==> flow/design.v <==
`timescale 1ns / 1ps
module sparse_detector #(
    parameter WORD_SIZE = 64
)(
    input  wire [WORD_SIZE-1:0] data_in,
    output wire                 is_zero,     
    output wire                 is_sparse    
);
    assign is_zero = (data_in == {WORD_SIZE{1'b0}});
    function integer count_ones;
        input [WORD_SIZE-1:0] v;
        integer i, cnt;
        begin
            cnt = 0;
            for (i = 0; i < WORD_SIZE; i = i + 1)
                cnt = cnt + v[i];
            count_ones = cnt;
        end
    endfunction
    wire [6:0] ones_count = count_ones(data_in);
    assign is_sparse = (ones_count < (WORD_SIZE / 10));
endmodule
`timescale 1ns / 1ps
module adaptive_pe #(
    parameter integer MAX_WIDTH = 64,
    parameter integer MAX_ACC_WIDTH = 20   
)(
    input  wire                         clk,
    input  wire                         reset,
    input  wire                         ce,
    input  wire                         accumulate,
    input  wire                         test_mode,
    input  wire [2:0]                   precision_mode,
    input  wire [MAX_WIDTH-1:0]         weight_in,
    input  wire [MAX_WIDTH-1:0]         activation_in,
    input  wire [MAX_WIDTH-1:0]         mask_in,
    output reg  [MAX_ACC_WIDTH-1:0]     accumulated_sum,
    output wire                         clock_gated,
    output wire                         computation_skipped,
    output wire [2:0]                   active_precision   
);
    reg [6:0] active_bits;       
    reg [5:0] parallel_ops;      
    reg [8:0] max_value;         
    always @(*) begin
        case (precision_mode)
            3'b000: begin   
                active_bits = 7'd64;
                parallel_ops = 6'd64;
                max_value = 9'd1;
            end
            3'b001: begin   
                active_bits = 7'd64;
                parallel_ops = 6'd32;
                max_value = 9'd3;
            end
            3'b010: begin   
                active_bits = 7'd64;
                parallel_ops = 6'd16;
                max_value = 9'd15;
            end
            3'b011: begin   
                active_bits = 7'd64;
                parallel_ops = 6'd8;
                max_value = 9'd255;
            end
            default: begin   
                active_bits = 7'd64;
                parallel_ops = 6'd64;
                max_value = 9'd1;
            end
        endcase
    end
    assign active_precision = precision_mode;
    wire weight_is_zero, activation_is_zero;
    wire weight_is_sparse, activation_is_sparse;
    sparse_detector #(
        .WORD_SIZE(MAX_WIDTH)
    ) weight_detector (
        .data_in(weight_in),
        .is_zero(weight_is_zero),
        .is_sparse(weight_is_sparse)
    );
    sparse_detector #(
        .WORD_SIZE(MAX_WIDTH)
    ) activation_detector (
        .data_in(activation_in),
        .is_zero(activation_is_zero),
        .is_sparse(activation_is_sparse)
    );
    wire skip_compute = weight_is_zero || activation_is_zero;
    assign computation_skipped = skip_compute && ce;
    wire pe_enable = ce && !skip_compute;
    wire acc_enable = pe_enable || test_mode;
    assign clock_gated = !pe_enable;
    reg [MAX_ACC_WIDTH-1:0] compute_result;
    always @(*) begin
        case (precision_mode)
            3'b000: compute_result = compute_1bit();
            3'b001: compute_result = compute_2bit();
            3'b010: compute_result = compute_4bit();
            3'b011: compute_result = compute_8bit();
            default: compute_result = {MAX_ACC_WIDTH{1'b0}};
        endcase
    end
    function [MAX_ACC_WIDTH-1:0] compute_1bit;
        reg [MAX_WIDTH-1:0] xnor_result;
        integer i, count;
        begin
            xnor_result = ~(weight_in ^ activation_in) & mask_in;
            count = 0;
            for (i = 0; i < MAX_WIDTH; i = i + 1) begin
                count = count + xnor_result[i];
            end
            compute_1bit = count[MAX_ACC_WIDTH-1:0];
        end
    endfunction
    function [MAX_ACC_WIDTH-1:0] compute_2bit;
        integer i;
        reg [1:0] w, a;
        reg [3:0] product;
        integer sum;
        begin
            sum = 0;
            for (i = 0; i < 32; i = i + 1) begin
                w = weight_in[i*2 +: 2];
                a = activation_in[i*2 +: 2];
                product = w * a;   
                sum = sum + product;
            end
            compute_2bit = sum[MAX_ACC_WIDTH-1:0];
        end
    endfunction
    function [MAX_ACC_WIDTH-1:0] compute_4bit;
        integer i;
        reg [3:0] w, a;
        reg [7:0] product;
        integer sum;
        begin
            sum = 0;
            for (i = 0; i < 16; i = i + 1) begin
                w = weight_in[i*4 +: 4];
                a = activation_in[i*4 +: 4];
                product = w * a;   
                sum = sum + product;
            end
            compute_4bit = sum[MAX_ACC_WIDTH-1:0];
        end
    endfunction
    function [MAX_ACC_WIDTH-1:0] compute_8bit;
        integer i;
        reg [7:0] w, a;
        reg [15:0] product;
        integer sum;
        begin
            sum = 0;
            for (i = 0; i < 8; i = i + 1) begin
                w = weight_in[i*8 +: 8];
                a = activation_in[i*8 +: 8];
                product = w * a;   
                sum = sum + product;
            end
            compute_8bit = sum[MAX_ACC_WIDTH-1:0];
        end
    endfunction
    always @(posedge clk or posedge reset) begin
        if (reset) begin
            accumulated_sum <= {MAX_ACC_WIDTH{1'b0}};
        end else if (acc_enable) begin
            if (!accumulate) begin
                accumulated_sum <= {MAX_ACC_WIDTH{1'b0}};
            end else begin
                accumulated_sum <= accumulated_sum + compute_result;
            end
        end
    end
endmodule
==> flow/config.mk <==
export PLATFORM = sky130hd
export DESIGN_NAME = adaptive_pe
export DESIGN_NICKNAME = adaptive_pe
export VERILOG_FILES = /design/flow/design.v
export SDC_FILE = /design/flow/constraint.sdc
export NUM_CORES = 4
export LEC_CHECK = 0
export ABC_AREA = 1
export CAP_MARGIN = 20
export CORE_ASPECT_RATIO = 1.43
export CORE_MARGIN = 2
export CORE_UTILIZATION = 72
export CTS_CLUSTER_DIAMETER = 230
export CTS_CLUSTER_SIZE = 99
export SETUP_SLACK_MARGIN = 0.61
export SLEW_MARGIN = 20
==> flow/constraint.sdc <==
create_clock -name core_clock -period 4.22 [get_ports {clk}]
set_input_delay 0.8440 -clock core_clock [delete_from_list [all_inputs] [get_ports {clk}]]
set_output_delay 0.8440 -clock core_clock [all_outputs]
set_load 0.01 [all_outputs]
run.sh (not shown) runs the stock make flow with config.mk's settings and CLKGATE_MAP_FILE=.
The baseline died in global routing (5_1_grt).
Change:
- ABC_AREA: 1 -> not set
- CORE_ASPECT_RATIO: 1.43 -> not set
- CORE_UTILIZATION: 72 -> 66
- CTS_CLUSTER_DIAMETER: 230 -> not set
- CTS_CLUSTER_SIZE: 99 -> not set
- SETUP_SLACK_MARGIN: 0.61 -> 2.09
- clock period: 4.22 -> 8.38 ns (I/O delays scaled with it)
This time the run finished but failed the layout checks on setup timing.
Area after synthesis came out lower by 4.4%.
Die area came out higher by 4.1%.
Synthesized cell count came out lower by 17%.
Change:
- ABC_AREA: not set -> 1
- CORE_ASPECT_RATIO: not set -> 1.43
- CORE_UTILIZATION: 66 -> 72
- CTS_CLUSTER_SIZE: not set -> 99
- SETUP_SLACK_MARGIN: 2.09 -> not set
- clock period: 8.38 -> 4.43 ns (I/O delays scaled with it)
Effect: With this change the flow died in global routing (5_1_grt) on GRT-0116. Synthesized cell count climbs by about 20%. Die size drops by about 4%. Area after synthesis climbs by 4.6%.
Change:
- ABC_AREA: 1 -> not set
- CORE_ASPECT_RATIO: 1.43 -> not set
- CTS_CLUSTER_SIZE: 99 -> 34
- clock period: 4.43 -> 11.5 ns (I/O delays scaled with it)
Effect:
- The changed run aborted during global routing (5_1_grt) on GRT-0232
- synthesized cell count drops by 17%
- synthesized area drops by 4.4%
- die area drops by 4.4%
